## flow/design.v

```verilog
parameter ADD     = 4'b0000;
parameter SUB     = 4'b0001;
parameter AND     = 4'b0010;
parameter OR      = 4'b0011;
parameter XOR     = 4'b0100;
parameter NOT     = 4'b0101;
parameter MOV     = 4'b0110;
parameter NOP     = 4'b0111;
parameter LOAD    = 4'b1000;
parameter STORE   = 4'b1001;
parameter LOAD_IM = 4'b1010;
parameter BRN_Z   = 4'b1011;
parameter BRN_N   = 4'b1100;
parameter BRN_O   = 4'b1101;
parameter BRN     = 4'b1110;
module ALU  #(parameter N = 8) (
    input logic clk, arstn, rst, en,
    input logic [2:0] OP, 
    input logic signed [N-1:0] A, 
    input logic signed [N-1:0] B, 
    output logic  [2:0] ONZ,
    output logic signed [N-1:0] Result 
);
logic [2:0] temp_ONZ;
logic signed [N-1:0] temp_result;
always_comb begin
    logic Overflow;
    Overflow = 1'b0;
    case (OP)
        3'b000: begin  
            {Overflow, temp_result} = A + B;
            temp_ONZ[2] = Overflow ^ temp_result[N-1];
            temp_ONZ[1] = temp_result[N-1];
            temp_ONZ[0] = &(~temp_result);
        end
        3'b001: begin  
            {Overflow, temp_result} = A - B;
            temp_ONZ[2] = Overflow ^ temp_result[N-1];
            temp_ONZ[1] = temp_result[N-1];
            temp_ONZ[0] = &(~temp_result);
        end
        3'b010: begin  
            temp_result = A & B;
            temp_ONZ[2] = 0;
            temp_ONZ[1] = temp_result[N-1];
            temp_ONZ[0] = &(~temp_result);
        end
        3'b011: begin  
            temp_result = A | B;
            temp_ONZ[2] = 0;
            temp_ONZ[1] = temp_result[N-1];
            temp_ONZ[0] = &(~temp_result);
        end
        3'b100 : begin  
            temp_result = A ^ B;
            temp_ONZ[2] = 0;
            temp_ONZ[1] = temp_result[N-1];
            temp_ONZ[0] = &(~temp_result);
            end
        3'b101 : begin  
            {Overflow, temp_result} = A + 1;
            temp_ONZ[2] = Overflow ^ temp_result[N-1];
            temp_ONZ[1] = temp_result[N-1];
            temp_ONZ[0] = &(~temp_result);
            end
        3'b110 : begin  
            temp_result = A;
            temp_ONZ[2] = 0;
            temp_ONZ[1] = temp_result[N-1];
            temp_ONZ[0] = &(~temp_result);      
            end
        3'b111 : begin  
            temp_result = B;
            temp_ONZ[2] = 0;
            temp_ONZ[1] = temp_result[N-1];
            temp_ONZ[0] = &(~temp_result);
            end
        default: begin
            temp_ONZ = 3'h0;
            temp_result = 0;
        end
    endcase
end
always_ff @(posedge clk or negedge arstn) begin
    if (!arstn) begin
        Result <= 0;
    end
    else begin
        Result <= temp_result;
    end
end
always_ff @(posedge clk or negedge arstn) begin
    if (!arstn) begin
        ONZ <= 0;
    end 
    else if (rst) begin
        ONZ <= 0;
    end 
    else if (en) begin
        ONZ <= temp_ONZ;
    end
end
endmodule
module RF  #(parameter N = 8, parameter addressBits = 2) ( 
    input logic clk,
    input logic rst_n,
    input logic selectDestinationA,
    input logic selectDestinationB,
    input logic [1:0] selectSource,
    input logic [addressBits-1:0] writeAddress,
    input logic write_en,
    input logic [addressBits-1:0] readAddressA,
    input logic [addressBits-1:0] readAddressB,
    input logic [N-1:0] A, 
    input logic [N-1:0] B, 
    input logic [N-1:0] C, 
    output logic [N-1:0] destination1A,
    output logic [N-1:0] destination2A,
    output logic [N-1:0] destination1B,
    output logic [N-1:0] destination2B
);
    logic [N-1:0] mem [(2**addressBits)-1:0];
    logic [N-1:0] sourceData;
    logic [N-1:0] readA, readB;
    always_ff @(posedge clk, negedge rst_n) begin
        if(!rst_n) begin
            for(int i = 0; i < 2**addressBits; i++) begin
                if (i == 1) begin
                    mem[i] <= -1;
                end else begin
                    mem[i] <= 0;
                end
            end
        end else begin
            for(int i = 0; i < 2**addressBits; i++) begin
                if(write_en && writeAddress == i) begin
                    mem[i] <= sourceData;
                end
            end
        end
    end
    always_comb begin
        case (selectSource)
            2'b00: sourceData = A;
            2'b01: sourceData = B;
            2'b10: sourceData = C;
            default: sourceData = 0;
        endcase
        readA = 0;
        readB = 0;
        for(int i = 0; i < 2**addressBits; i++) begin
            if(readAddressA == i) begin
                readA = mem[i];
            end
            if(readAddressB == i) begin
                readB = mem[i];
            end
        end
        if(selectDestinationA) begin
            destination1A = 0;
            destination2A = readA;
        end else begin
            destination1A = readA;
            destination2A = 0;
        end
        if(selectDestinationB) begin
            destination1B = 0;
            destination2B = readB;
        end else begin
            destination1B = readB;
            destination2B = 0;
        end
    end
endmodule
module FSM #(
  parameter M = 4,  
  parameter N = 4,  
  parameter P = 6   
) (
  input  logic clk,
  input  logic rst_n,
  output logic ov_warning,
  output logic [  1:0] select_source,
  output logic [M-1:0] write_address,
  output logic             write_en,
  output logic [M-1:0] read_address_A, read_address_B,
  output logic select_destination_A, select_destination_B,
  output logic [N-1:0] immediate_value,
  output logic [2:0] OP,
  output logic       s_rst,
  input  logic [2:0] ONZ,
  output logic enable,
  input  logic [4+2*M-1:0] instruction_in,
  output logic              en_read_instr,
  output logic [P-1:0] read_address_instr,
  output logic SRAM_readEnable,
  output logic SRAM_writeEnable
);
parameter ADD     = 4'b0000;
parameter SUB     = 4'b0001;
parameter AND     = 4'b0010;
parameter OR      = 4'b0011;
parameter XOR     = 4'b0100;
parameter NOT     = 4'b0101;
parameter MOV     = 4'b0110;
parameter NOP     = 4'b0111;
parameter LOAD    = 4'b1000;
parameter STORE   = 4'b1001;
parameter LOAD_IM = 4'b1010;
parameter BRN_Z   = 4'b1011;
parameter BRN_N   = 4'b1100;
parameter BRN_O   = 4'b1101;
parameter BRN     = 4'b1110;
enum logic [1:0] { idle = 2'b11, fetch = 2'b00, decode = 2'b01, execute= 2'b10} state, next;
logic [  P-1:0] PC     ;
logic [  P-1:0] PC_next;
logic           ov     ;
logic           ov_reg ;
logic [2*M-1:0] offset ;
logic [3:0]       instruction_code;
logic [M-1:0]     ra, rb;
logic [2:0]       ONZ_next, ONZ_reg;
logic [4+2*M-1:0] instruction_next, instruction_reg;
assign ov_warning = ov_reg;
always @(posedge clk, negedge rst_n) begin
  if (!rst_n) begin
    state <= idle;
  end else begin
    state <= next;
  end
end
always_comb begin
  case (state)
    idle:    next = ov_reg ? idle : fetch;
    fetch:   next = decode;
    decode:  next = execute;
    execute: next = ov ? idle : fetch;
    default: next = idle;
  endcase
end
always_comb begin
  instruction_code     = 0;
  read_address_instr   = PC;
  en_read_instr        = 0;
  enable               = 0;
  read_address_A       = 0;
  read_address_B       = 0;
  OP                   = 0;
  select_destination_A = 0;
  select_destination_B = 0;
  SRAM_readEnable      = 0;
  SRAM_writeEnable     = 0;
  select_source        = 0;
  immediate_value      = 0;
  write_address        = 0;
  write_en             = 0;
  s_rst                = 0;
  PC_next              = PC;
  ONZ_next             = 0;
  ov                   = ov_reg;
  offset               = 1;
  ra                   = 0;
  rb                   = 0;
  instruction_next     = instruction_reg;
  case (state)
    idle: begin
      select_source        = 2'b00;
      write_address        = 0;
      write_en             = 1'b0;
      read_address_A       = 0;    
      read_address_B       = 0;
      select_destination_A = 1'b0;
      select_destination_B = 1'b0;
      immediate_value      = 0;
      OP                   = 3'b000;
      s_rst                = 1'b0;
      enable               = 1'b0;
      en_read_instr        = 1'b0;
      read_address_instr   = PC;
      offset               = 1;
      SRAM_readEnable      = 1'b0;
      SRAM_writeEnable     = 1'b0;
    end
    fetch: begin
      select_source        = 2'b00;
      write_address        = 0;
      write_en             = 1'b0;
      read_address_A       = 0;    
      read_address_B       = 0;
      select_destination_A = 1'b0;
      select_destination_B = 1'b0;
      immediate_value      = 0;
      OP                   = 3'b000;
      s_rst                = 1'b0;
      enable               = 1'b0;
      en_read_instr        = 1'b1;
      read_address_instr   = PC;
    end
    decode: begin 
      ONZ_next         = ONZ;
      instruction_next = instruction_in;
      instruction_code = instruction_in[4+2*M-1:2*M];
      ra               = instruction_in[2*M-1 : M];
      rb               = instruction_in[M-1:0];
      case (instruction_code)
        ADD, SUB, AND, OR, XOR     : begin
          read_address_A       = ra;    
          read_address_B       = rb;
          OP                   = instruction_code[2:0];
          enable               = 1'b1;
        end
        NOT     : begin
          read_address_A       = 1;    
          read_address_B       = rb;
          OP                   = 3'b100;
          enable               = 1'b1;
        end
        MOV     : begin
          read_address_A       = ra;    
          read_address_B       = rb;
          OP                   = 3'b111;
          enable               = 1'b1;
        end
        NOP     : begin
        end
        LOAD    : begin
          read_address_A       = ra;    
          read_address_B       = rb;
          select_destination_A = 1'b1;
          select_destination_B = 1'b1;
          SRAM_readEnable      = 1'b1;
        end
        STORE   : begin
          read_address_A       = rb;    
          read_address_B       = ra;
          select_destination_A = 1'b1;
          select_destination_B = 1'b1;
          SRAM_writeEnable     = 1'b1;
        end
        LOAD_IM : begin
          select_source        = 2'b10;
          write_address        = ra;
          write_en             = 1'b1;
          immediate_value      = $signed(rb);
        end
        BRN_Z, BRN_N, BRN_O, BRN : begin
          s_rst                = 1'b1;
        end
      endcase
    end
    execute: begin
      instruction_code = instruction_reg[4+2*M-1:2*M];
      ra               = instruction_reg[2*M-1 : M];
      rb               = instruction_reg[M-1:0];
      case (instruction_code)
        ADD, SUB, AND, OR, XOR, NOT, MOV: begin
          select_source        = 2'b00;
          write_address        = ra;
          write_en             = 1'b1;
          enable               = 1'b0;
          {ov,PC_next}         = PC+1;          
        end
        NOP     : begin
          {ov,PC_next}         = PC+1; 
        end
        LOAD    : begin
          select_source        = 2'b01;
          write_address        = ra;
          write_en             = 1'b1;
          {ov,PC_next}         = PC+1;
        end
        STORE   : begin
          {ov,PC_next}         = PC+1;
        end
        LOAD_IM : begin
          {ov,PC_next}         = PC+1;
        end
        BRN_Z   : begin
          s_rst = 0;
          if(ONZ_reg[0] == 1) 
            offset  = {ra, rb};
          else 
            offset = 1;
          if (offset[2*M-1]==1) begin
            {ov,PC_next} = PC - offset[2*M-2:0];
          end else begin
            {ov,PC_next} = PC + offset[2*M-2:0];
          end
        end
        BRN_N : begin
          s_rst = 0;
          if(ONZ_reg[1] == 1) 
            offset  = {ra, rb};
          else 
            offset = 1;
          if (offset[2*M-1]==1) begin
            {ov,PC_next} = PC - offset[2*M-2:0];
          end else begin
            {ov,PC_next} = PC + offset[2*M-2:0];
          end
        end
        BRN_O   : begin
          s_rst = 0;
          if(ONZ_reg[2] == 1) 
            offset  = {ra, rb};
          else 
            offset = 1;
          if (offset[2*M-1]==1) begin
            {ov,PC_next} = PC - offset[2*M-2:0];
          end else begin
            {ov,PC_next} = PC + offset[2*M-2:0];
          end
        end
        BRN     : begin
          s_rst  = 0;
          offset = {ra, rb};
          if (offset[2*M-1]==1) begin
            {ov,PC_next} = PC - offset[2*M-2:0];
          end else begin
            {ov,PC_next} = PC + offset[2*M-2:0];
          end
        end
      endcase
    end
  endcase
end
always_ff @(posedge clk, negedge rst_n) begin
  if (!rst_n) begin
    instruction_reg <= 0;
    ONZ_reg         <= 0;
    ov_reg          <= 0;
    PC              <= 0;
  end else begin
    instruction_reg <= instruction_next;
    ONZ_reg         <= ONZ_next;
    ov_reg          <= ov;
    PC              <= PC_next;
  end
end
endmodule
module microprocessor #(parameter N = 8, ROM_addressBits = 6, RF_addressBits = 3) (
  input  logic                           clk             ,
  input  logic                           rst_n           ,
  input  logic [ 3+2*(RF_addressBits):0] ROM_data        ,
  input  logic [                  N-1:0] SRAM_data       ,
  output logic                           overflowPC      ,
  output logic                           ROM_readEnable  ,
  output logic                           SRAM_readEnable ,
  output logic                           SRAM_writeEnable,
  output logic [    ROM_addressBits-1:0] ROM_address     ,
  output logic [(2**RF_addressBits)-1:0] SRAM_address    ,
  output logic [                  N-1:0] SRAM_data_in
);
  logic RF_selectDestA, RF_selectDestB, RF_writeEnable;
  logic [1:0] RF_selectSource;
  logic [RF_addressBits-1:0] RF_writeAddress, RF_readAddressA, RF_readAddressB;
  logic [N-1:0] RF_AluRes, RF_Im, RF_destAluA, RF_destAluB;
  RF #(.N(N), .addressBits(RF_addressBits)) rf (
    clk,
    rst_n,
    RF_selectDestA,
    RF_selectDestB,
    RF_selectSource,
    RF_writeAddress,
    RF_writeEnable,
    RF_readAddressA,
    RF_readAddressB,
    RF_AluRes, SRAM_data, RF_Im,
    RF_destAluA, SRAM_data_in, RF_destAluB, SRAM_address);
  logic ALU_rst, ALU_en;
  logic [2:0] ALU_OP, ALU_ONZ;
  ALU #(N) alu (
    clk,
    rst_n,
    ALU_rst,
    ALU_en,
    ALU_OP,
    RF_destAluA,
    RF_destAluB,
    ALU_ONZ,
    RF_AluRes
  );
  FSM #(.N(N), .M(RF_addressBits), .P(ROM_addressBits)) fsm (
    clk,
    rst_n,
    overflowPC,
    RF_selectSource,
    RF_writeAddress,
    RF_writeEnable,
    RF_readAddressA,
    RF_readAddressB,
    RF_selectDestA,
    RF_selectDestB,
    RF_Im,
    ALU_OP,
    ALU_rst,
    ALU_ONZ,
    ALU_en,
    ROM_data,
    ROM_readEnable,
    ROM_address,
    SRAM_readEnable,
    SRAM_writeEnable
  );
endmodule
```

## flow/config.mk

```make
export PLATFORM = sky130hd
export DESIGN_NAME = microprocessor
export DESIGN_NICKNAME = microprocessor
export VERILOG_FILES = /design/flow/design.v
export SDC_FILE = /design/flow/constraint.sdc
export NUM_CORES = 4
export LEC_CHECK = 0
export CAP_MARGIN = 20
export CORE_MARGIN = 2
export CORE_UTILIZATION = 70
export CTS_CLUSTER_DIAMETER = 99
export CTS_CLUSTER_SIZE = 32
export SLEW_MARGIN = 20
```

## flow/run.sh

```bash
#!/bin/bash
# the make line also repeats each setting of config.mk as NAME=value (left out here)
make -C /OpenROAD-flow-scripts/flow DESIGN_CONFIG=/design/flow/config.mk WORK_HOME=/design/flow/orfs CLKGATE_MAP_FILE= finish
```

## flow/constraint.sdc

```tcl
create_clock -name core_clock -period 4.85 [get_ports {clk}]
set_input_delay 0.9700 -clock core_clock [delete_from_list [all_inputs] [get_ports {clk}]]
set_output_delay 0.9700 -clock core_clock [all_outputs]
set_load 0.01 [all_outputs]
```

==> deck_impl_summary.md, run 1 <==
Physical Implementation Snapshot

Drt
  • Via count: 10600
  • Initial DRC count: 1995
  • Drc violations: 0
  • Number of routed nets with antenna violations: 0
  • Final wirelength: 34.8 mm
  • Drt via density: 7.35
  • Drt wl/cell: 24.1 µm
  • DR pass1 iterations: 21

Floorplanning
  • Die width: 115 µm
  • Area of the core: 12000 µm²
  • Pre-Place Util: 0.715
  • Die area: 13100 µm²
  • I/O pin count: 46
  • Die height: 115 µm
  • Row count: 40

Job
  • MaxCap Viol Count: 0
  • Tool warnings: 44

Power and ir drop
  • Top power group: combinational logic
  • LEAKAGE: 5.03 nW
  • Logic pwr share: 0.480
  • Int Power: 1.94 mW
  • Sequential share of power: 0.296
  • Clk network pwr share: 0.223
  • Clk power: 0.721 mW
  • Comb pwr: 1.55 mW
  • PD cells: 297 nW/µm²
  • Seq. pwr: 0.957 mW
  • Sw Ratio: 0.401
  • Peak supply drop: 0.301 mV
  • Net Switching: 1.29 mW
  • Total Power: 3.23 mW

Worst setup path
  • R2R setup slack: 0.54 ns
  • Cell depth of the worst setup path: 14
  • CP max stage delay: 0.48 ns
  • Worst setup endpoint: SRAM_address[6]
  • CP startpoint: ROM_data[8]
  • Worst r2r dst: alu.ONZ[0]
  • Worst path most repeated cell: buf_4
  • Crit path capture type: output port
  • Crit path DRT: 3.88 ns
  • R2R cell count: 18
  • Slowest-stage cell, CP: clkdlybuf4s50_1
  • Worst path top cell family by delay: buffers and inverters
  • Buf/Inv on CP: 6
  • Crit Reg-Reg Startpoint: fsm.state[2]
  • Crit-path max FO: 8
  • Worst Setup Start Kind: primary input
  • Worst path cell trace: clkbuf_2, and4bb_4, buf_4, o21ai_0, o21a_1, buf_4, o21ai_1, o21ai_0, a31oi_1, a2bb2oi_2, buf_4, buf_4, nor2_1, clkdlybuf4s50_1
  • Crit path DAT: 3.95 ns
  • WS Path Type: primary input to output port

Placement
  • HPWL after DPL: 23.3 mm
  • Placed Instances: 1415
  • RD Place Congestion: 1.11
  • Placed inst area: 10300 µm²
  • Port buffer count: 45

Worst hold path
  • Worst hold path class: register to register
  • Hold Path Depth: 0
  • Hold Path Sink: fsm.state[3]
  • Worst Hold Launch: fsm.state[1]

Layout
  • Number of standard cells in the final layout excluding fillers: 1444
  • Nets: 1369
  • Fin area: 10900 µm²
  • Area Growth Syn to Fin: 27.2%

Logic synthesis
  • Distinct lib cells used: 86
  • Largest area contributor in the netlist: dfrtp_1
  • Comb area leader: AND-OR/OR-AND gates
  • Top-area cell share: 0.263
  • Ys Warns: 4
  • Number of cells in Yosys stat: 1103
  • Count leader, synth: nand2_1
  • Yosys Chip Area: 8550 µm²
  • Aoi share: 0.292
  • Synth Area in Simple Gates: 0.222
  • Post-synth EDFFs: 0
  • Synth Cell Area: 8550 µm²
  • Syn Area/Cell: 7.75 µm²
  • Yosys reg bits: 99
  • Top_reg_cell synth: dfrtp_1
  • Syn_nets: 1182
  • Top cells by count, synth: 154 x nand2_1, 115 x a21oi_1, 112 x o21ai_0
  • Mux share: 0.0157
  • XORs/XNORs by Area: 0.0369
  • Asr flop ratio synth: 1.00
  • Biggest area cells: dfrtp_1 26%, ha_1 7.8%, nand2_1 6.8%
  • Post-synthesis cell count: 1103
  • Synth Seq Share: 0.291
  • Area share of fa/ha/maj cells after synthesis: 0.0916

Global routing
  • Tot GR Track Use: 0.496
  • Largest net degree at the start of global routing: 54
  • First-pass GRT wire length: 49.9 mm
  • Initial antenna violation count: 1
  • Vias in the first global route: 9653
  • Gr ovfl total: 0

Run status
  • Status: failed layout checks
  • SO Faults: setup timing

Clock tree
  • Clk latency late pin: 0.37 ns
  • Sink Count: 99
  • Post-CTS Hold Fix Bufs: 0
  • CTS tree: done
  • CTS root buf: clkbuf_16
  • CTS Buf Count: 9
  • Clock transition at path regs: 0.06 ns
  • Clock buffer depth: 2
  • # H-tree levels: 3

Final timing
  • Final hold viol count: 0
  • Final setup fails: 2
  • Final slew viol count: 0
  • Period Utilization, post-route: 1.02
  • FMAX: 203 MHz
  • Worst slew pin tran: 0.950 ns
  • Fin crit period: 4.92 ns
  • Final WS setup: -0.0732 ns
  • Setup TNS: -0.0791 ns
  • Fin Clk Skew: 0.0118 ns
  • Rel. slew slack: 0.367
through the flow:
step            util  setup slack (ns)  hold WS (ns)
2_1_floorplan      -            0.0120         0.388
3_3_place_gp   0.861            -0.594         0.423
3_5_place_dp   0.861            -0.715         0.438
4_1_cts        0.894            0.0124         0.456
5_1_grt        0.909            -0.113         0.484
6_report       0.909           -0.0732         0.463
timing repair:
action / CTS / global route
pin swaps: 8 / 16
cloned: 0 / 0
setup buffers: 5 / 6
setup endpoints to repair: 20 / 15
gates resized: 28 / 45
layout make-up:
class                      instances  area [µm²]
sequential                        99        2490
antenna                            2        5.00
clock inverter                     7        67.6
inverter                          39         146
clock buffer                       9         225
fill                             531        1090
timing repair buffer             237        1920
multi-input combinational        904        5830
tap                              147         184
per-layer routing:
layer	track usage	routed length [µm]	vias up
li1	-	-	4344
met1	0.610	11600	4753
met2	0.772	14900	1101
met3	0.135	4710	415
met4	0.309	3600	0
met5	0.00784	0	-
==> run 2: changes to the inputs <==
CORE_UTILIZATION = 40   (was 70)
CTS_CLUSTER_DIAMETER = unset   (was 99)
CTS_CLUSTER_SIZE = 97   (was 32)
TNS_END_PERCENT = 15   (was unset)
clock period = 2.69 ns   (was 4.85 ns; I/O delays follow)
==> deck_impl_summary.md, run 2 <==
Physical Implementation Snapshot

Placement
  • Port buffer count: 45
  • HPWL after DPL: 25.9 mm
  • RD Place Congestion: 1.05
  • DP Worst Slack: -2.43 ns
  • Placed Instances: 1670

Drt
  • Drt via density: 5.64
  • Via count: 9732
  • Drc violations: 0
  • Final wirelength: 33.9 mm
  • Number of routed nets with antenna violations: 0
  • N_diodes: 0
  • Drt wl/cell: 19.6 µm
  • Initial DRC count: 688
  • DR pass1 iterations: 6

Logic synthesis
  • Largest area contributor in the netlist: dfrtp_1
  • Yosys Chip Area: 8550 µm²
  • Synth Area in Simple Gates: 0.222
  • Aoi share: 0.292
  • Syn_nets: 1182
  • XORs/XNORs by Area: 0.0369
  • Number of cells in Yosys stat: 1103
  • Count leader, synth: nand2_1
  • Yosys reg bits: 99
  • Post-synthesis cell count: 1103
  • Asr flop ratio synth: 1.00
  • Top-area cell share: 0.263
  • Comb area leader: AND-OR/OR-AND gates
  • Top_reg_cell synth: dfrtp_1
  • Syn Area/Cell: 7.75 µm²
  • Top cells by count, synth: 154 x nand2_1, 115 x a21oi_1, 112 x o21ai_0
  • Distinct lib cells used: 86
  • Synth Cell Area: 8550 µm²
  • Synth Seq Share: 0.291
  • Post-synth EDFFs: 0
  • Area share of fa/ha/maj cells after synthesis: 0.0916
  • Mux share: 0.0157
  • Biggest area cells: dfrtp_1 26%, ha_1 7.8%, nand2_1 6.8%
  • Ys Warns: 4

Global routing
  • Gr ovfl total: 0
  • Largest net degree at the start of global routing: 56
  • First-pass GRT wire length: 51.9 mm
  • Initial antenna violation count: 0
  • Tot GR Track Use: 0.300
  • Vias in the first global route: 9432

Floorplanning
  • Row count: 53
  • I/O pin count: 46
  • Die width: 150 µm
  • Die height: 150 µm
  • Pre-Place Util: 0.407
  • Die area: 22600 µm²
  • Area of the core: 21000 µm²

Layout
  • Reg area: 2490 µm²
  • # fillers: 1804
  • Nets: 1526
  • Gate Area: 6440 µm²
  • Number of standard cells in the final layout excluding fillers: 1727
  • Area Growth Syn to Fin: 51.9%

Worst setup path
  • Worst r2r dst: alu.ONZ[0]
  • Worst path cell trace: buf_8, buf_8, o21ai_4, buf_6, a22o_1, or2_4, buf_12, nand2_2, o221ai_4, o211a_1, or3_4, buf_6, fa_2, nor2b_2, o21ai_2, a21oi_2, o31ai_2, a21boi_2, or4_4, o21ai_2, a22oi_2, o41ai_2
  • Buf/Inv on CP: 5
  • Crit path DAT: 4.31 ns
  • R2R setup slack: -1.33 ns
  • Cell depth of the worst setup path: 22
  • Slowest-stage cell, CP: or4_4
  • Crit path DRT: 2.95 ns
  • R2R cell count: 18
  • CP startpoint: ROM_data[8]
  • Crit path capture type: register
  • Worst path top cell family by delay: AND-OR/OR-AND gates
  • CP max stage delay: 0.43 ns
  • WS Path Type: primary input to register
  • Crit-path max FO: 6
  • Worst setup endpoint: alu.ONZ[0]
  • Worst Setup Start Kind: primary input
  • Crit Reg-Reg Startpoint: fsm.state[2]

Clock tree
  • Sink Count: 99
  • Clock transition at path regs: 0.08 ns
  • # H-tree levels: 3
  • Post-CTS Hold Fix Bufs: 0
  • CTS Buf Count: 9
  • CTS tree: done
  • Clk latency late pin: 0.36 ns
  • Clock buffer depth: 2
  • CTS root buf: clkbuf_16

Power and ir drop
  • Net Switching: 2.46 mW
  • Seq. pwr: 1.70 mW
  • Int Power: 3.96 mW
  • PD cells: 494 nW/µm²
  • LEAKAGE: 5.95 nW
  • Peak supply drop: 0.318 mV
  • Sw Ratio: 0.383
  • Logic pwr share: 0.528
  • Clk power: 1.33 mW
  • Comb pwr: 3.39 mW
  • Sequential share of power: 0.265
  • Top power group: combinational logic
  • Clk network pwr share: 0.207

Final timing
  • Final hold viol count: 0
  • Final slew viol count: 0
  • FMAX: 247 MHz
  • Rel. slew slack: 0.429
  • Fin crit period: 4.06 ns
  • Worst slew pin tran: 0.856 ns
  • Final setup fails: 32
  • Period Utilization, post-route: 1.51
  • RSZ-0062 raised after global routing: true
  • Fin Clk Skew: 0.0123 ns
  • Final WS setup: -1.37 ns
  • Setup TNS: -22.62 ns

Worst hold path
  • Worst hold path class: primary input to asynchronous set/reset pin

Job
  • MaxCap Viol Count: 0
  • Tool warnings: 45

Run status
  • SO Faults: setup timing
  • Status: failed layout checks
## run 2: area by class of cell
cell class	count	area share
flip-flops and latches	99	0.192
clock inverters	7	0.00540
well taps	275	0.0265
repair buffers	394	0.251
multi-input cells	904	0.496
inverters	39	0.0117
clock buffers	9	0.0173
## run 2: metal layers
metal | wire length, µm | GRT usage | vias to the layer above
li1 | - | - | 4663
met1 | 14300 | 0.390 | 4585
met2 | 15500 | 0.483 | 387
met3 | 2550 | 0.0648 | 97
met4 | 1510 | 0.126 | 0
met5 | 0 | 0 | -
## run 2: timing repair
item | 4_1_cts | 5_1_grt
resized | 237 | 60
cloned | 1 | 0
setup buffers | 33 | 10
setup endpoints to repair | 87 | 45
pin swaps | 70 | 57
## run 2: metrics by stage
step | power, mW | util | area (µm²) | hold slack (ns)
2_1_floorplan | 3.39 | - | 8720 | 0.242
3_3_place_gp | 4.67 | 0.549 | 11500 | 0.405
3_5_place_dp | 4.70 | 0.549 | 11500 | 0.407
4_1_cts | 6.26 | 0.604 | 12700 | 0.0197
5_1_grt | 6.80 | 0.618 | 13000 | 0.0177
6_report | 6.42 | 0.618 | 13000 | 0.0129
==> run 3: changes to the inputs <==
CAP_MARGIN = 40   (was 20)
CORE_ASPECT_RATIO = 0.6   (was unset)
CORE_UTILIZATION = 26   (was 40)
CTS_CLUSTER_SIZE = 30   (was 97)
MAX_ROUTING_LAYER = met5   (was unset)
PLACE_DENSITY_LB_ADDON = 0.28   (was unset)
SETUP_SLACK_MARGIN = 1.52   (was unset)
SLEW_MARGIN = 15   (was 20)
TNS_END_PERCENT = unset   (was 15)
clock period = 8.53 ns   (was 2.69 ns; I/O delays follow)
==> deck_impl_summary.md, run 3 <==
Physical Implementation Snapshot

Run status
  • Status: timing/DRC/antenna clean

Floorplanning
  • Row count: 51
  • Die width: 238 µm
  • Area of the core: 32400 µm²
  • I/O pin count: 46
  • Die area: 34400 µm²
  • Die height: 144 µm
  • Pre-Place Util: 0.264

Power and ir drop
  • Net Switching: 0.708 mW
  • PD cells: 177 nW/µm²
  • Sw Ratio: 0.404
  • Sequential share of power: 0.308
  • Comb pwr: 0.767 mW
  • Logic pwr share: 0.438
  • Seq. pwr: 0.539 mW
  • Clk power: 0.446 mW
  • Peak supply drop: 0.114 mV
  • Int Power: 1.04 mW
  • Top power group: combinational logic
  • Clk network pwr share: 0.255
  • LEAKAGE: 4.17 nW

Final timing
  • Rel. slew slack: 0.393
  • Setup TNS: 0 ns
  • Fin Clk Skew: 0.0129 ns
  • Period Utilization, post-route: 0.809
  • Final setup fails: 0
  • Fin crit period: 6.90 ns
  • RSZ-0062 raised after global routing: true
  • FMAX: 145 MHz
  • Worst slew pin tran: 0.908 ns
  • Final slew viol count: 0
  • Final hold viol count: 0

Layout
  • Gate Area: 5730 µm²
  • Nets: 1206
  • Reg area: 2490 µm²
  • Layout Utilization: 0.305
  • Area Growth Syn to Fin: 15.6%
  • # fillers: 3504

Logic synthesis
  • Post-synth EDFFs: 0
  • Asr flop ratio synth: 1.00
  • XORs/XNORs by Area: 0.0369
  • Comb area leader: AND-OR/OR-AND gates
  • Number of cells in Yosys stat: 1103
  • Top_reg_cell synth: dfrtp_1
  • Yosys Chip Area: 8550 µm²
  • Yosys reg bits: 99
  • Aoi share: 0.292
  • Largest area contributor in the netlist: dfrtp_1
  • Mux share: 0.0157
  • Biggest area cells: dfrtp_1 26%, ha_1 7.8%, nand2_1 6.8%
  • Area share of fa/ha/maj cells after synthesis: 0.0916
  • Synth Cell Area: 8550 µm²
  • Top-area cell share: 0.263
  • Post-synthesis cell count: 1103
  • Synth Seq Share: 0.291
  • Top cells by count, synth: 154 x nand2_1, 115 x a21oi_1, 112 x o21ai_0
  • Ys Warns: 4
  • Distinct lib cells used: 86
  • Syn_nets: 1182
  • Syn Area/Cell: 7.75 µm²
  • Count leader, synth: nand2_1
  • Synth Area in Simple Gates: 0.222

Worst setup path
  • CP max stage delay: 0.57 ns
  • Worst path top cell family by delay: AND-OR/OR-AND gates
  • Crit Reg-Reg Startpoint: fsm.state[2]
  • Buf/Inv on CP: 3
  • Worst Setup Start Kind: primary input
  • Worst setup endpoint: SRAM_data_in[6]
  • CP startpoint: ROM_data[7]
  • WS Path Type: primary input to output port
  • Cell depth of the worst setup path: 12
  • R2R cell count: 20
  • Worst path cell trace: clkdlybuf4s50_1, buf_6, o21ai_2, a2bb2o_1, a22o_4, nand2_1, o22ai_1, a21boi_0, o22ai_1, a21oi_2, and2_1, clkdlybuf4s50_1
  • R2R setup slack: 3.38 ns
  • Slowest-stage cell, CP: clkdlybuf4s50_1
  • Crit-path max FO: 18
  • Crit path capture type: output port
  • Crit path DAT: 5.20 ns
  • Worst r2r dst: alu.ONZ[1]
  • Crit path DRT: 6.82 ns

Global routing
  • Vias in the first global route: 7943
  • Initial antenna violation count: 0
  • Tot GR Track Use: 0.202
  • Gr ovfl total: 0
  • Largest net degree at the start of global routing: 59
  • First-pass GRT wire length: 51.5 mm

Placement
  • Port buffer count: 45
  • HPWL after DPL: 26.9 mm
  • RD Place Congestion: 0.963

Drt
  • Drt via density: 5.60
  • Drt wl/cell: 22.0 µm
  • Via count: 8716
  • Initial DRC count: 1150
  • DR pass1 iterations: 6
  • Final wirelength: 34.2 mm
  • Drc violations: 0
  • Number of routed nets with antenna violations: 0
  • N_diodes: 0

Clock tree
  • CTS Buf Count: 9
  • # H-tree levels: 3
  • Clk latency late pin: 0.37 ns
  • Clock buffer depth: 2
  • Clock transition at path regs: 0.08 ns
  • Sink Count: 99
  • CTS tree: done
  • Post-CTS Hold Fix Bufs: 0
  • CTS root buf: clkbuf_16

Worst hold path
  • Hold Path Depth: 0
  • Worst Hold Launch: fsm.state[1]
  • Worst hold path class: register to register
  • Hold Path Sink: fsm.state[3]

Job
  • Tool warnings: 44
  • MaxCap Viol Count: 0
==> run 3: area by class of cell <==
cell class,count,share of cell area
multi-input combinational,904,0.580
sequential,99,0.252
timing repair buffer,74,0.0694
tap,424,0.0537
clock buffer,10,0.0232
inverter,39,0.0148
clock inverter,6,0.00747
==> run 3: per-layer routing <==
| metal | routed length [µm] | share of wire | vias up | GRT usage |
|---|---|---|---|---|
| met2 | 11200 | 0.33 | 481 | 0.229 |
| met4 | 356 | 0.010 | 0 | 0.0336 |
| li1 | - | - | 4023 | - |
| met5 | 0 | 0 | - | 0 |
| met1 | 18000 | 0.53 | 4183 | 0.334 |
| met3 | 4600 | 0.13 | 29 | 0.0792 |
==> run 3: stage by stage <==
step | worst slack [ns] | instance area (µm²) | instances | total power, mW | hold slack [ns]
finish | 1.63 | 9880 | 1556 | 1.75 | 0.460
global route | 1.52 | 9880 | 1556 | 1.86 | 0.477
CTS | 1.47 | 9800 | 1553 | 1.74 | 0.462
detailed placement | 0.953 | 9460 | 1537 | 1.29 | 0.442
global placement | 1.01 | 9390 | 1530 | 1.28 | 0.439
floorplan | 2.81 | 8550 | 1103 | 1.05 | 0.388
==> run 3: repair_timing <==
action | CTS | global route
buffers inserted | 0 | 3
endpoints found under the setup margin | 12 | 12
gates resized | 10 | 13
pin swaps | 0 | 2
==> run 4: changes to the inputs <==
ABC_AREA = 0   (was unset)
CAP_MARGIN = 20   (was 40)
CELL_PAD_IN_SITES_DETAIL_PLACEMENT = 0   (was unset)
CORE_ASPECT_RATIO = unset   (was 0.6)
CORE_UTILIZATION = 51   (was 26)
CTS_CLUSTER_DIAMETER = 207   (was unset)
CTS_CLUSTER_SIZE = 82   (was 30)
MAX_ROUTING_LAYER = met4   (was met5)
PLACE_DENSITY = 0.45   (was unset)
PLACE_DENSITY_LB_ADDON = unset   (was 0.28)
SETUP_SLACK_MARGIN = unset   (was 1.52)
SLEW_MARGIN = 20   (was 15)
TNS_END_PERCENT = 80   (was unset)
clock period = 9.41 ns   (was 8.53 ns; I/O delays follow)
==> deck_impl_summary.md, run 4 <==
Physical Implementation Snapshot

Worst setup path
  • Crit-path max FO: 26
  • Worst setup endpoint: SRAM_data_in[4]
  • Worst path cell trace: clkdlybuf4s50_1, nor2_1, nand2_1, a21oi_1, a21o_1, a21oi_1, o21ai_0, a32oi_1, a311oi_1, and2_1, clkdlybuf4s50_1
  • R2R cell count: 18
  • Worst Setup Start Kind: primary input
  • Crit Reg-Reg Startpoint: fsm.state[2]
  • Buf/Inv on CP: 2
  • Crit path DAT: 6.13 ns
  • Worst path top cell family by delay: AND-OR/OR-AND gates
  • Crit path capture type: output port
  • R2R setup slack: 3.31 ns
  • Slowest-stage cell, CP: a311oi_1
  • Worst r2r dst: alu.ONZ[0]
  • WS Path Type: primary input to output port
  • Crit path DRT: 7.53 ns
  • CP max stage delay: 0.72 ns
  • Cell depth of the worst setup path: 11
  • CP startpoint: ROM_data[8]

Final timing
  • Worst slew pin tran: 1.13 ns
  • Final slew viol count: 0
  • Rel. slew slack: 0.249
  • Final WS setup: 1.40 ns
  • RSZ-0062 raised after global routing: false
  • Final setup fails: 0
  • Fin crit period: 8.01 ns
  • Period Utilization, post-route: 0.851
  • Final hold viol count: 0
  • Fin Clk Skew: 0.0147 ns
  • FMAX: 125 MHz
  • Setup TNS: 0 ns
  • Final hold slack: 0.444 ns

Layout
  • Nets: 1188
  • Layout Utilization: 0.570
  • Area Growth Syn to Fin: 9.84%

Logic synthesis
  • Top-area cell share: 0.263
  • Post-synth EDFFs: 0
  • Biggest area cells: dfrtp_1 26%, ha_1 7.8%, nand2_1 6.8%
  • Distinct lib cells used: 86
  • Largest area contributor in the netlist: dfrtp_1
  • Count leader, synth: nand2_1
  • Synth Seq Share: 0.291
  • Comb area leader: AND-OR/OR-AND gates
  • Syn Area/Cell: 7.75 µm²
  • Top cells by count, synth: 154 x nand2_1, 115 x a21oi_1, 112 x o21ai_0
  • Post-synthesis cell count: 1103
  • Synth Cell Area: 8550 µm²
  • Syn_nets: 1182
  • Aoi share: 0.292
  • Number of cells in Yosys stat: 1103
  • XORs/XNORs by Area: 0.0369
  • Area share of fa/ha/maj cells after synthesis: 0.0916
  • Synth Area in Simple Gates: 0.222
  • Ys Warns: 4
  • Yosys Chip Area: 8550 µm²
  • Mux share: 0.0157
  • Asr flop ratio synth: 1.00
  • Top_reg_cell synth: dfrtp_1
  • Yosys reg bits: 99

Clock tree
  • CTS Buf Count: 9
  • Sink Count: 99
  • CTS resizes: 0
  • Clock buffer depth: 2
  • Post-CTS Hold Fix Bufs: 0
  • CTS tree: done
  • # H-tree levels: 3
  • CTS root buf: clkbuf_16
  • Clk latency late pin: 0.37 ns
  • Clock transition at path regs: 0.07 ns
  • Post-CTS Setup Bufs: 0

Global routing
  • First-pass GRT wire length: 45.0 mm
  • Initial antenna violation count: 0
  • Largest net degree at the start of global routing: 66
  • Tot GR Track Use: 0.339
  • Vias in the first global route: 7776
  • Gr ovfl total: 0

Drt
  • Drc violations: 0
  • Drt wl/cell: 21.6 µm
  • Drt via density: 6.27
  • N_diodes: 0
  • Final wirelength: 28.9 mm
  • Number of routed nets with antenna violations: 0
  • DR pass1 iterations: 6
  • Via count: 8370
  • Initial DRC count: 836

Placement
  • HPWL after DPL: 22.5 mm
  • DP Worst Slack: 1.52 ns
  • Port buffer count: 45
  • RD Place Congestion: 1.05

Power and ir drop
  • Logic pwr share: 0.420
  • Clk network pwr share: 0.262
  • PD cells: 164 nW/µm²
  • Int Power: 0.936 mW
  • Sequential share of power: 0.318
  • Sw Ratio: 0.392
  • Total Power: 1.54 mW
  • LEAKAGE: 4.06 nW
  • Top power group: combinational logic
  • Seq. pwr: 0.490 mW
  • Peak supply drop: 0.112 mV
  • Clk power: 0.404 mW
  • Net Switching: 0.603 mW
  • Comb pwr: 0.646 mW

Floorplanning
  • Die height: 133 µm
  • Die width: 133 µm
  • Die area: 17800 µm²
  • I/O pin count: 46
  • Area of the core: 16500 µm²
  • Pre-Place Util: 0.519
  • Row count: 47

Run status
  • Status: timing/DRC/antenna clean

Worst hold path
  • Hold Path Depth: 0
  • Worst Hold Launch: fsm.state[1]
  • Hold Path Sink: fsm.state[3]
  • Worst hold path class: register to register

Job
  • MaxCap Viol Count: 0
  • Tool warnings: 44
## run 4: metal layers
layer,up-vias,routed length [µm],track usage
li1,3976,-,-
met4,0,1090,0.121
met1,3959,12300,0.437
met3,80,1640,0.0441
met5,-,0,-
met2,355,13900,0.549
## run 4: per-stage QoR
step	cell area, µm²	std cells
2_1_floorplan	8550	1103
3_3_place_gp	9070	1318
3_5_place_dp	9070	1318
4_1_cts	9390	1334
5_1_grt	9390	1334
6_report	9390	1334
## run 4: final cells by class
class                           count  area, µm²
Inverter                           39        146
Fill cell                        1602       7080
Multi-Input combinational cell    904       5630
Clock buffer                        9        225
Timing Repair Buffer               56        531
Sequential cell                    99       2490
Clock inverter                      7       88.8
Tap cell                          220        275
==> run 5: changes to the inputs <==
ABC_AREA = unset   (was 0)
CELL_PAD_IN_SITES_DETAIL_PLACEMENT = unset   (was 0)
CORE_UTILIZATION = 44   (was 51)
CTS_CLUSTER_DIAMETER = unset   (was 207)
CTS_CLUSTER_SIZE = unset   (was 82)
MAX_ROUTING_LAYER = unset   (was met4)
PLACE_DENSITY = unset   (was 0.45)
TNS_END_PERCENT = unset   (was 80)
clock period = 3.4 ns   (was 9.41 ns; I/O delays follow)
==> deck_impl_summary.md, run 5 <==
Physical Implementation Snapshot

Run status
  • Status: failed layout checks
  • SO Faults: setup timing

Job
  • Tool warnings: 45
  • MaxCap Viol Count: 0

Logic synthesis
  • Yosys reg bits: 99
  • XORs/XNORs by Area: 0.0369
  • Biggest area cells: dfrtp_1 26%, ha_1 7.8%, nand2_1 6.8%
  • Distinct lib cells used: 86
  • Yosys Chip Area: 8550 µm²
  • Top-area cell share: 0.263
  • Ys Warns: 4
  • Top cells by count, synth: 154 x nand2_1, 115 x a21oi_1, 112 x o21ai_0
  • Synth Area in Simple Gates: 0.222
  • Mux share: 0.0157
  • Largest area contributor in the netlist: dfrtp_1
  • Syn Area/Cell: 7.75 µm²
  • Area share of fa/ha/maj cells after synthesis: 0.0916
  • Count leader, synth: nand2_1
  • Asr flop ratio synth: 1.00
  • Top_reg_cell synth: dfrtp_1
  • Comb area leader: AND-OR/OR-AND gates
  • Number of cells in Yosys stat: 1103
  • Aoi share: 0.292
  • Synth Seq Share: 0.291
  • Post-synth EDFFs: 0
  • Syn_nets: 1182
  • Post-synthesis cell count: 1103
  • Synth Cell Area: 8550 µm²

Worst setup path
  • Crit path DRT: 3.66 ns
  • Worst path top cell family by delay: simple AND/OR/NAND/NOR gates
  • CP startpoint: ROM_data[9]
  • Crit path capture type: register
  • CP max stage delay: 0.55 ns
  • Worst r2r dst: alu.ONZ[0]
  • Buf/Inv on CP: 7
  • Cell depth of the worst setup path: 23
  • Worst Setup Start Kind: primary input
  • Crit path DAT: 4.62 ns
  • WS Path Type: primary input to register
  • Worst setup endpoint: alu.ONZ[0]
  • R2R cell count: 18
  • Crit-path max FO: 5
  • Worst path cell trace: buf_8, and4bb_2, buf_6, and2_4, or2_4, buf_6, buf_6, o32ai_2, a21oi_2, a22oi_2, nor3_4, ha_4, buf_4, buf_4, a21o_1, a21oi_2, buf_4, xnor2_2, nand4_1, or4_4, o21ai_2, a22oi_2, o41ai_2
  • Slowest-stage cell, CP: or4_4
  • Crit Reg-Reg Startpoint: fsm.state[2]
  • R2R setup slack: -0.70 ns

Floorplanning
  • Area of the core: 18900 µm²
  • Die height: 143 µm
  • Die width: 143 µm
  • Row count: 50
  • I/O pin count: 46
  • Die area: 20600 µm²
  • Pre-Place Util: 0.452

Clock tree
  • Post-CTS Hold Fix Bufs: 0
  • Clk latency late pin: 0.36 ns
  • Clock transition at path regs: 0.08 ns
  • CTS tree: done
  • Sink Count: 99
  • Clock buffer depth: 2
  • # H-tree levels: 3
  • CTS root buf: clkbuf_16
  • CTS Buf Count: 9

Final timing
  • Setup TNS: -9.32 ns
  • Period Utilization, post-route: 1.28
  • RSZ-0062 raised after global routing: true
  • Final WS setup: -0.959 ns
  • Fin crit period: 4.36 ns
  • Rel. slew slack: 0.302
  • Final hold viol count: 0
  • Final hold slack: 0.333 ns
  • Final setup fails: 26
  • FMAX: 229 MHz
  • Fin Clk Skew: 0.0132 ns
  • Worst slew pin tran: 1.05 ns
  • Final slew viol count: 0

Layout
  • Layout Utilization: 0.689
  • # fillers: 1592
  • Reg area: 2490 µm²
  • Gate Area: 6650 µm²
  • Area Growth Syn to Fin: 52.4%
  • Nets: 1484

Global routing
  • Vias in the first global route: 9324
  • Initial antenna violation count: 0
  • Tot GR Track Use: 0.337
  • Gr ovfl total: 0
  • Largest net degree at the start of global routing: 54
  • First-pass GRT wire length: 53.0 mm

Drt
  • Via count: 9874
  • Drt via density: 5.91
  • Initial DRC count: 859
  • DR pass1 iterations: 6
  • Drc violations: 0
  • Drt wl/cell: 21.2 µm
  • Number of routed nets with antenna violations: 0
  • N_diodes: 0
  • Final wirelength: 35.4 mm

Power and ir drop
  • Logic pwr share: 0.512
  • Total Power: 5.09 mW
  • Sequential share of power: 0.267
  • Sw Ratio: 0.388
  • Clk network pwr share: 0.221
  • Peak supply drop: 0.262 mV
  • Clk power: 1.12 mW
  • Top power group: combinational logic
  • Seq. pwr: 1.36 mW
  • Net Switching: 1.97 mW
  • Int Power: 3.11 mW
  • PD cells: 391 nW/µm²
  • Comb pwr: 2.60 mW
  • LEAKAGE: 5.87 nW

Placement
  • HPWL after DPL: 26.3 mm
  • RD Place Congestion: 1.07
  • Port buffer count: 45

Worst hold path
  • Worst hold path class: primary input to asynchronous set/reset pin
run 5: repair_timing:
action                                  in CTS  in global routing
endpoints found under the setup margin      29                 30
pin swaps                                   77                 87
endpoints found under the hold margin        0                  0
resized                                    272                122
setup buffers                               53                 33
gates cloned                                 1                  1
run 5: through the flow:
stage	area, µm²	cells	worst slack [ns]
final	13000	1670	-0.959
after global placement	11000	1579	-1.86
after floorplan	8740	1103	-1.00
after CTS	12300	1645	-0.849
after detailed placement	11000	1579	-1.88
after global routing	13000	1670	-1.07
run 5: layout make-up:
cell class | instances | share of cell area
clock buffer | 9 | 0.0173
tap | 260 | 0.0250
clock inverter | 7 | 0.00730
timing repair buffer | 352 | 0.237
inverter | 39 | 0.0114
sequential | 99 | 0.191
multi-input combinational | 904 | 0.511
run 5: layer usage:
layer / track usage / vias to the layer above / part of all wire
met4: 0.0955 / 0 / 0.030
met5: 0 / - / 0
li1: - / 4584 / -
met1: 0.441 / 4771 / 0.42
met2: 0.578 / 432 / 0.49
met3: 0.0506 / 87 / 0.063
==> run 6: changes to the inputs <==
ABC_AREA = 1   (was unset)
CAP_MARGIN = 5   (was 20)
CORE_UTILIZATION = 71   (was 44)
CTS_CLUSTER_DIAMETER = 202   (was unset)
PLACE_DENSITY = 0.62   (was unset)
SETUP_SLACK_MARGIN = -0.01   (was unset)
clock period = 3.23 ns   (was 3.4 ns; I/O delays follow)
==> deck_impl_summary.md, run 6 <==
Implementation Results

Floorplanning
  • Die width: 113 µm
  • Die height: 113 µm
  • Row count: 39
  • Pre-Place Util: 0.731
  • Die area: 12700 µm²
  • Area of the core: 11500 µm²
  • I/O pin count: 46

Placement
  • RD Place Congestion: 1.07
  • Port buffer count: 45
  • Placed Instances: 1548
  • Placed inst area: 10400 µm²
  • HPWL after DPL: 22.8 mm

Logic synthesis
  • Post-synthesis cell count: 1202
  • Synth Cell Area: 8380 µm²
  • Distinct lib cells used: 55
  • Aoi share: 0.177
  • XORs/XNORs by Area: 0.0313
  • Mux share: 0
  • Comb area leader: simple AND/OR/NAND/NOR gates
  • Ys Warns: 4
  • Syn_nets: 1281
  • Largest area contributor in the netlist: dfrtp_1
  • Biggest area cells: dfrtp_1 27%, nand2_1 12%, inv_1 8.2%
  • Yosys Chip Area: 8380 µm²
  • Yosys reg bits: 99
  • Post-synth EDFFs: 0
  • Number of cells in Yosys stat: 1202
  • Top_reg_cell synth: dfrtp_1
  • Asr flop ratio synth: 1.00
  • Area share of fa/ha/maj cells after synthesis: 0.0934
  • Top cells by count, synth: 277 x nand2_1, 183 x inv_1, 139 x nor2_1
  • Count leader, synth: nand2_1
  • Syn Area/Cell: 6.97 µm²
  • Top-area cell share: 0.269
  • Synth Area in Simple Gates: 0.297
  • Synth Seq Share: 0.297

Run status
  • Failing step: 4_1_cts
  • Run Error: [ERROR DPL-0033] detailed placement checks failed during check placement.
  • Status: aborted with a tool error
run 6: metrics by stage:
step | total power [mW] | worst slack, ns
after floorplan | 3.02 | -0.614
after global placement | 3.99 | -1.36
after detailed placement | 4.12 | -1.64
==> run 7: changes to the inputs <==
ABC_AREA = unset   (was 1)
CAP_MARGIN = 20   (was 5)
CORE_UTILIZATION = 40   (was 71)
CTS_CLUSTER_DIAMETER = unset   (was 202)
PLACE_DENSITY = unset   (was 0.62)
SETUP_SLACK_MARGIN = unset   (was -0.01)
clock period = 4.36 ns   (was 3.23 ns; I/O delays follow)
==> deck_impl_summary.md, run 7 <==
Physical Implementation Snapshot

Drt
  • Initial DRC count: 838
  • Met3 wire len: 1.97 mm
  • Drc violations: 0
  • Drt wl/cell: 19.8 µm
  • Drt via density: 5.71
  • N_diodes: 0
  • DR top layer: met4
  • Number of routed nets with antenna violations: 0
  • Final wirelength: 31.8 mm
  • Metal-1 WL: 14.3 mm
  • WL met2: 14.8 mm
  • DR pass1 iterations: 5
  • Via count: 9188

Logic synthesis
  • Ys Warns: 4
  • Top-area cell share: 0.263
  • Area share of fa/ha/maj cells after synthesis: 0.0916
  • Yosys reg bits: 99
  • Distinct lib cells used: 86
  • Synth Area in Simple Gates: 0.222
  • Top cells by count, synth: 154 x nand2_1, 115 x a21oi_1, 112 x o21ai_0
  • Count leader, synth: nand2_1
  • Asr flop ratio synth: 1.00
  • Biggest area cells: dfrtp_1 26%, ha_1 7.8%, nand2_1 6.8%
  • Syn_nets: 1182
  • Mux share: 0.0157
  • Comb area leader: AND-OR/OR-AND gates
  • XORs/XNORs by Area: 0.0369
  • Aoi share: 0.292
  • Synth Seq Share: 0.291
  • Number of cells in Yosys stat: 1103
  • Yosys Chip Area: 8550 µm²
  • Synth Cell Area: 8550 µm²
  • Post-synthesis cell count: 1103
  • Top_reg_cell synth: dfrtp_1
  • Largest area contributor in the netlist: dfrtp_1
  • Syn Area/Cell: 7.75 µm²
  • Post-synth EDFFs: 0

Power and ir drop
  • Sw Ratio: 0.389
  • Clk network pwr share: 0.219
  • Int Power: 2.24 mW
  • Clk power: 0.804 mW
  • Logic pwr share: 0.491
  • PD cells: 311 nW/µm²
  • Seq. pwr: 1.06 mW
  • Peak supply drop: 0.178 mV
  • Sequential share of power: 0.289
  • Net Switching: 1.43 mW
  • Top power group: combinational logic
  • Comb pwr: 1.80 mW
  • Total Power: 3.67 mW
  • LEAKAGE: 5.34 nW

Final timing
  • Final setup fails: 2
  • Fin Clk Skew: 0.0217 ns
  • Final WS setup: -0.0245 ns
  • Rel. slew slack: 0.388
  • Period Utilization, post-route: 1.01
  • Final slew viol count: 0
  • Worst slew pin tran: 0.919 ns
  • FMAX: 228 MHz
  • Fin crit period: 4.38 ns
  • RSZ-0062 raised after global routing: true
  • Final hold viol count: 0
  • Final hold slack: 0.448 ns

Clock tree
  • CTS root buf: clkbuf_16
  • Sink Count: 99
  • CTS Buf Count: 9
  • Post-CTS Hold Fix Bufs: 0
  • # H-tree levels: 3
  • Clock buffer depth: 2
  • Clock transition at path regs: 0.07 ns
  • CTS tree: done
  • Clk latency late pin: 0.37 ns

Layout
  • Nets: 1409
  • Area Growth Syn to Fin: 37.9%

Worst setup path
  • R2R setup slack: 0.16 ns
  • Worst path top cell family by delay: simple AND/OR/NAND/NOR gates
  • CP startpoint: ROM_data[9]
  • Crit path DAT: 4.64 ns
  • Crit path DRT: 4.61 ns
  • Cell depth of the worst setup path: 21
  • Crit Reg-Reg Startpoint: fsm.state[2]
  • Crit-path max FO: 6
  • Buf/Inv on CP: 8
  • WS Path Type: primary input to register
  • Crit path capture type: register
  • CP max stage delay: 0.57 ns
  • Slowest-stage cell, CP: or4_4
  • R2R cell count: 19
  • Worst setup endpoint: alu.ONZ[0]
  • Worst path cell trace: buf_8, buf_8, buf_6, a21oi_4, buf_6, a22oi_1, buf_4, a21oi_2, buf_4, o221ai_2, o211a_1, or3_4, buf_6, fa_2, buf_4, xor2_1, nand4_1, or4_4, o21ai_2, a22oi_2, o41ai_2
  • Worst r2r dst: alu.ONZ[0]
  • Worst Setup Start Kind: primary input

Placement
  • HPWL after DPL: 24.8 mm
  • Port buffer count: 45
  • RD Place Congestion: 1.01
  • DP Worst Slack: -1.11 ns

Floorplanning
  • Area of the core: 21000 µm²
  • Pre-Place Util: 0.407
  • Die height: 150 µm
  • Die area: 22600 µm²
  • Row count: 53
  • Die width: 150 µm
  • I/O pin count: 46

Global routing
  • Initial antenna violation count: 0
  • Gr ovfl total: 0
  • Largest net degree at the start of global routing: 40
  • Tot GR Track Use: 0.283
  • First-pass GRT wire length: 49.1 mm
  • Vias in the first global route: 8793

Run status
  • Status: failed layout checks
  • SO Faults: setup timing

Worst hold path
  • Hold Path Depth: 0
  • Worst hold path class: register to register
  • Worst Hold Launch: fsm.state[1]
  • Hold Path Sink: fsm.state[3]

Job
  • MaxCap Viol Count: 0
  • Tool warnings: 45
run 7: timing repair:
action / in CTS / in global routing
pin swaps: 56 / 36
endpoints found under the setup margin: 26 / 18
hold endpoints to repair: 0 / 0
buffers inserted: 24 / 3
gates resized: 120 / 62
gates cloned: 1 / 0
run 7: routing by layer:
| layer | GRT usage | up-vias |
|---|---|---|
| li1 | - | 4420 |
| met5 | 0 | - |
| met3 | 0.0418 | 61 |
| met4 | 0.0703 | 0 |
| met2 | 0.461 | 338 |
| met1 | 0.393 | 4369 |
run 7: stage by stage:
stage	utilization	TNS (ns)	cells	area (µm²)
after floorplan	-	-0.325	1103	8700
after global placement	0.510	-15.88	1568	10700
after detailed placement	0.510	-16.50	1568	10700
after CTS	0.549	-0.0674	1608	11500
after global routing	0.561	-0.643	1610	11800
final	0.561	-0.0283	1610	11800
run 7: area by class of cell:
class	instances	area, µm²
repair buffers	277	2270
inverters	39	146
well taps	275	344
multi-input cells	904	6240
clock buffers	10	229
flip-flops and latches	99	2490
fillers	1934	9240
clock inverters	6	60.1
==> run 8: changes to the inputs <==
ABC_AREA = 1   (was unset)
CAP_MARGIN = 10   (was 20)
CELL_PAD_IN_SITES_DETAIL_PLACEMENT = 2   (was unset)
CELL_PAD_IN_SITES_GLOBAL_PLACEMENT = 0   (was unset)
CORE_ASPECT_RATIO = 0.8   (was unset)
CORE_MARGIN = 7   (was 2)
CTS_CLUSTER_DIAMETER = 31   (was unset)
CTS_CLUSTER_SIZE = 30   (was unset)
GPL_TIMING_DRIVEN = 1   (was unset)
HOLD_SLACK_MARGIN = 0.24   (was unset)
SETUP_SLACK_MARGIN = 0.8   (was unset)
clock period = 6.0 ns   (was 4.36 ns; I/O delays follow)
==> deck_impl_summary.md, run 8 <==
Physical Implementation Snapshot

Drt
  • Final wirelength: 67.1 mm
  • Drc violations: 0
  • DR pass1 iterations: 9
  • Initial DRC count: 1815
  • Drt via density: 7.44
  • Number of routed nets with antenna violations: 0
  • Via count: 11700
  • Drt wl/cell: 42.5 µm

Logic synthesis
  • Largest area contributor in the netlist: dfrtp_1
  • Synth Area in Simple Gates: 0.297
  • Mux share: 0
  • Ys Warns: 4
  • Post-synth EDFFs: 0
  • Comb area leader: simple AND/OR/NAND/NOR gates
  • Distinct lib cells used: 55
  • XORs/XNORs by Area: 0.0313
  • Yosys Chip Area: 8380 µm²
  • Synth Seq Share: 0.297
  • Area share of fa/ha/maj cells after synthesis: 0.0934
  • Number of cells in Yosys stat: 1202
  • Synth Cell Area: 8380 µm²
  • Syn Area/Cell: 6.97 µm²
  • Post-synthesis cell count: 1202
  • Top-area cell share: 0.269
  • Top cells by count, synth: 277 x nand2_1, 183 x inv_1, 139 x nor2_1
  • Asr flop ratio synth: 1.00
  • Top_reg_cell synth: dfrtp_1
  • Biggest area cells: dfrtp_1 27%, nand2_1 12%, inv_1 8.2%
  • Count leader, synth: nand2_1
  • Yosys reg bits: 99
  • Aoi share: 0.177
  • Syn_nets: 1281

Worst setup path
  • R2R cell count: 24
  • Crit-path max FO: 10
  • Crit Reg-Reg Startpoint: fsm.state[2]
  • Worst Setup Start Kind: primary input
  • CP startpoint: ROM_data[9]
  • CP max stage delay: 0.42 ns
  • Worst path top cell family by delay: simple AND/OR/NAND/NOR gates
  • Buf/Inv on CP: 3
  • Crit path capture type: register
  • Worst path most repeated cell: nand2_1
  • Cell depth of the worst setup path: 28
  • Crit path DAT: 6.16 ns
  • Worst r2r dst: alu.ONZ[0]
  • Slowest-stage cell, CP: a21oi_1
  • Worst setup endpoint: alu.ONZ[0]
  • WS Path Type: primary input to register
  • R2R setup slack: 0.41 ns
  • Crit path DRT: 6.32 ns

Power and ir drop
  • Sequential share of power: 0.244
  • Top power group: combinational logic
  • Clk power: 0.685 mW
  • Comb pwr: 1.95 mW
  • Int Power: 1.59 mW
  • LEAKAGE: 5.06 nW
  • Seq. pwr: 0.849 mW
  • PD cells: 334 nW/µm²
  • Clk network pwr share: 0.197
  • Sw Ratio: 0.544
  • Logic pwr share: 0.560
  • Peak supply drop: 0.476 mV
  • Net Switching: 1.90 mW

Clock tree
  • Clock buffer depth: 2
  • Clock transition at path regs: 0.09 ns
  • CTS tree: done
  • CTS root buf: clkbuf_16
  • Post-CTS Hold Fix Bufs: 0
  • Clk latency late pin: 0.40 ns
  • # H-tree levels: 3
  • CTS Buf Count: 9
  • Sink Count: 99

Floorplanning
  • Row count: 47
  • Area of the core: 20600 µm²
  • I/O pin count: 46
  • Pre-Place Util: 0.406
  • Die width: 176 µm
  • Die area: 25200 µm²
  • Die height: 143 µm

Layout
  • Nets: 1379
  • Area Growth Syn to Fin: 24.3%
  • Fin area: 10400 µm²
  • Layout Utilization: 0.505

Global routing
  • Gr ovfl total: 0
  • First-pass GRT wire length: 80.6 mm
  • Tot GR Track Use: 0.431
  • Initial antenna violation count: 6
  • Largest net degree at the start of global routing: 59
  • Vias in the first global route: 11700

Worst hold path
  • Worst Hold Launch: fsm.state[1]
  • Hold Path Sink: fsm.state[3]
  • Hold Path Depth: 0
  • Worst hold path class: register to register

Final timing
  • Final setup fails: 0
  • FMAX: 171 MHz
  • Worst slew pin tran: 1.27 ns
  • Setup TNS: 0 ns
  • Fin crit period: 5.84 ns
  • RSZ-0062 raised after global routing: false
  • Period Utilization, post-route: 0.974
  • Rel. slew slack: 0.146
  • Final hold viol count: 0
  • Fin Clk Skew: 0.0230 ns
  • Final slew viol count: 0

Placement
  • Placed inst area: 9130 µm²
  • HPWL after DPL: 34.0 mm
  • RD Place Congestion: 0.944
  • Port buffer count: 45

Run status
  • Status: timing/DRC/antenna clean

Job
  • Tool warnings: 43
  • MaxCap Viol Count: 0
run 8: cell type report:
type	instances	area, µm²
sequential	99	2490
clock buffer	10	239
inverter	198	771
tap	269	337
clock inverter	6	58.8
multi-input combinational	886	5580
timing repair buffer	106	945
fill	2355	10200
antenna	3	7.51
run 8: timing repair:
item	4_1_cts	5_1_grt
gates resized	69	111
pin swaps	16	45
endpoints found under the setup margin	26	23
buffers inserted	19	31
run 8: per-layer routing:
metal	up-vias	global-route usage	wire length (µm)
met3	581	0.127	9150
li1	4105	-	-
met2	1353	0.686	27500
met5	-	0	121
met1	5691	0.484	23300
met4	10	0.334	7030
run 8: stage by stage:
stage	instances	setup WS, ns	hold slack, ns	power [mW]
floorplan	1202	1.42	0.373	1.60
global placement	1508	0.289	0.388	1.97
detailed placement	1508	-0.440	0.424	2.20
CTS	1543	0.751	0.440	2.92
global route	1574	0.181	0.468	3.44
finish	1577	0.155	0.477	3.48
==> run 9: changes to the inputs <==
ABC_AREA = 0   (was 1)
CAP_MARGIN = 20   (was 10)
CELL_PAD_IN_SITES_DETAIL_PLACEMENT = 0   (was 2)
CELL_PAD_IN_SITES_GLOBAL_PLACEMENT = unset   (was 0)
CORE_ASPECT_RATIO = unset   (was 0.8)
CORE_MARGIN = 2   (was 7)
CORE_UTILIZATION = 65   (was 40)
CTS_CLUSTER_DIAMETER = 207   (was 31)
CTS_CLUSTER_SIZE = unset   (was 30)
GPL_TIMING_DRIVEN = unset   (was 1)
HOLD_SLACK_MARGIN = unset   (was 0.24)
SETUP_SLACK_MARGIN = unset   (was 0.8)
clock period = 6.34 ns   (was 6.0 ns; I/O delays follow)
==> deck_impl_summary.md, run 9 <==
Physical Implementation Snapshot

Logic synthesis
  • Mux share: 0.0157
  • Syn Area/Cell: 7.75 µm²
  • Synth Cell Area: 8550 µm²
  • Synth Seq Share: 0.291
  • Yosys reg bits: 99
  • Syn_nets: 1182
  • Comb area leader: AND-OR/OR-AND gates
  • Largest area contributor in the netlist: dfrtp_1
  • Number of cells in Yosys stat: 1103
  • Top-area cell share: 0.263
  • Top cells by count, synth: 154 x nand2_1, 115 x a21oi_1, 112 x o21ai_0
  • Aoi share: 0.292
  • Count leader, synth: nand2_1
  • Post-synthesis cell count: 1103
  • Biggest area cells: dfrtp_1 26%, ha_1 7.8%, nand2_1 6.8%
  • Post-synth EDFFs: 0
  • Yosys Chip Area: 8550 µm²
  • Area share of fa/ha/maj cells after synthesis: 0.0916
  • Distinct lib cells used: 86
  • Top_reg_cell synth: dfrtp_1
  • Ys Warns: 4
  • Synth Area in Simple Gates: 0.222
  • Asr flop ratio synth: 1.00
  • XORs/XNORs by Area: 0.0369

Drt
  • Drt wl/cell: 21.9 µm
  • N_diodes: 0
  • Number of routed nets with antenna violations: 0
  • Drc violations: 0
  • Final wirelength: 29.0 mm
  • Via count: 8965
  • Drt via density: 6.79
  • Initial DRC count: 1223
  • DR pass1 iterations: 7

Worst hold path
  • Hold Path Depth: 0
  • Hold Path Sink: fsm.state[3]
  • Worst Hold Launch: fsm.state[1]
  • Worst hold path class: register to register

Placement
  • Placed Instances: 1305
  • Port buffer count: 45
  • Placed inst area: 9280 µm²
  • RD Place Congestion: 1.12
  • HPWL after DPL: 21.8 mm

Worst setup path
  • Worst Setup Start Kind: primary input
  • Worst setup endpoint: SRAM_data_in[6]
  • Crit-path max FO: 10
  • Worst r2r dst: alu.ONZ[1]
  • CP startpoint: ROM_data[7]
  • Crit path DRT: 5.07 ns
  • Worst path most repeated cell: clkdlybuf4s50_1
  • Slowest-stage cell, CP: and4bb_1
  • Worst path cell trace: clkdlybuf4s50_1, and4bb_1, a22o_1, and3_1, buf_4, o21ai_0, nand2_1, o22ai_1, a21oi_1, and2_1, clkdlybuf4s50_1
  • Crit Reg-Reg Startpoint: fsm.state[2]
  • Buf/Inv on CP: 3
  • Cell depth of the worst setup path: 11
  • Worst path top cell family by delay: buffers and inverters
  • WS Path Type: primary input to output port
  • R2R setup slack: 1.67 ns
  • CP max stage delay: 0.55 ns
  • R2R cell count: 17
  • Crit path capture type: output port
  • Crit path DAT: 4.79 ns

Power and ir drop
  • Comb pwr: 1.02 mW
  • Sequential share of power: 0.317
  • Top power group: combinational logic
  • Int Power: 1.38 mW
  • LEAKAGE: 4.23 nW
  • Clk network pwr share: 0.244
  • Sw Ratio: 0.404
  • Peak supply drop: 0.225 mV
  • Seq. pwr: 0.733 mW
  • Logic pwr share: 0.439
  • Net Switching: 0.936 mW
  • Total Power: 2.31 mW
  • PD cells: 241 nW/µm²
  • Clk power: 0.565 mW

Final timing
  • Final setup fails: 0
  • Worst slew pin tran: 1.02 ns
  • Setup TNS: 0 ns
  • Final slew viol count: 0
  • RSZ-0062 raised after global routing: false
  • Final hold viol count: 0
  • Rel. slew slack: 0.314
  • Period Utilization, post-route: 0.956
  • Fin crit period: 6.06 ns
  • FMAX: 165 MHz
  • Fin Clk Skew: 0.0106 ns

Clock tree
  • Sink Count: 99
  • CTS resizes: 0
  • CTS Buf Count: 9
  • Clock transition at path regs: 0.07 ns
  • # H-tree levels: 3
  • Clk latency late pin: 0.37 ns
  • CTS tree: done
  • Post-CTS Setup Bufs: 0
  • Clock buffer depth: 2
  • Post-CTS Hold Fix Bufs: 0
  • CTS root buf: clkbuf_16

Global routing
  • Tot GR Track Use: 0.411
  • Initial antenna violation count: 0
  • First-pass GRT wire length: 45.6 mm
  • Largest net degree at the start of global routing: 57
  • Gr ovfl total: 0
  • Vias in the first global route: 8575

Layout
  • Fin area: 9580 µm²
  • Nets: 1223
  • # fillers: 1020
  • Number of standard cells in the final layout excluding fillers: 1321
  • Area Growth Syn to Fin: 12.1%
  • Layout Utilization: 0.753

Floorplanning
  • Area of the core: 12700 µm²
  • I/O pin count: 46
  • Die area: 14100 µm²
  • Die width: 119 µm
  • Pre-Place Util: 0.672
  • Row count: 41
  • Die height: 119 µm

Job
  • Tool warnings: 44
  • MaxCap Viol Count: 0

Run status
  • Status: timing/DRC/antenna clean
## run 9: cell type report
type	instances	area, µm²	area share
multi-input cells	904	5630	0.588
flip-flops and latches	99	2490	0.260
repair buffers	91	793	0.0828
clock buffers	9	225	0.0235
well taps	172	215	0.0225
inverters	39	146	0.0153
clock inverters	7	80.1	0.00836
## run 9: metrics by stage
step,setup slack (ns),hold WS (ns)
after floorplan,1.06,0.388
after global placement,0.339,0.426
after detailed placement,0.277,0.436
after CTS,0.398,0.458
after global routing,0.128,0.470
final,0.280,0.468
## run 9: per-layer routing
metal,vias up,track usage,wire [µm]
met2,609,0.647,13100
li1,4042,-,-
met4,0,0.222,1740
met3,167,0.109,3170
met1,4147,0.516,10900
met5,-,0,0
Power is estimated from default activity; no workload was simulated.
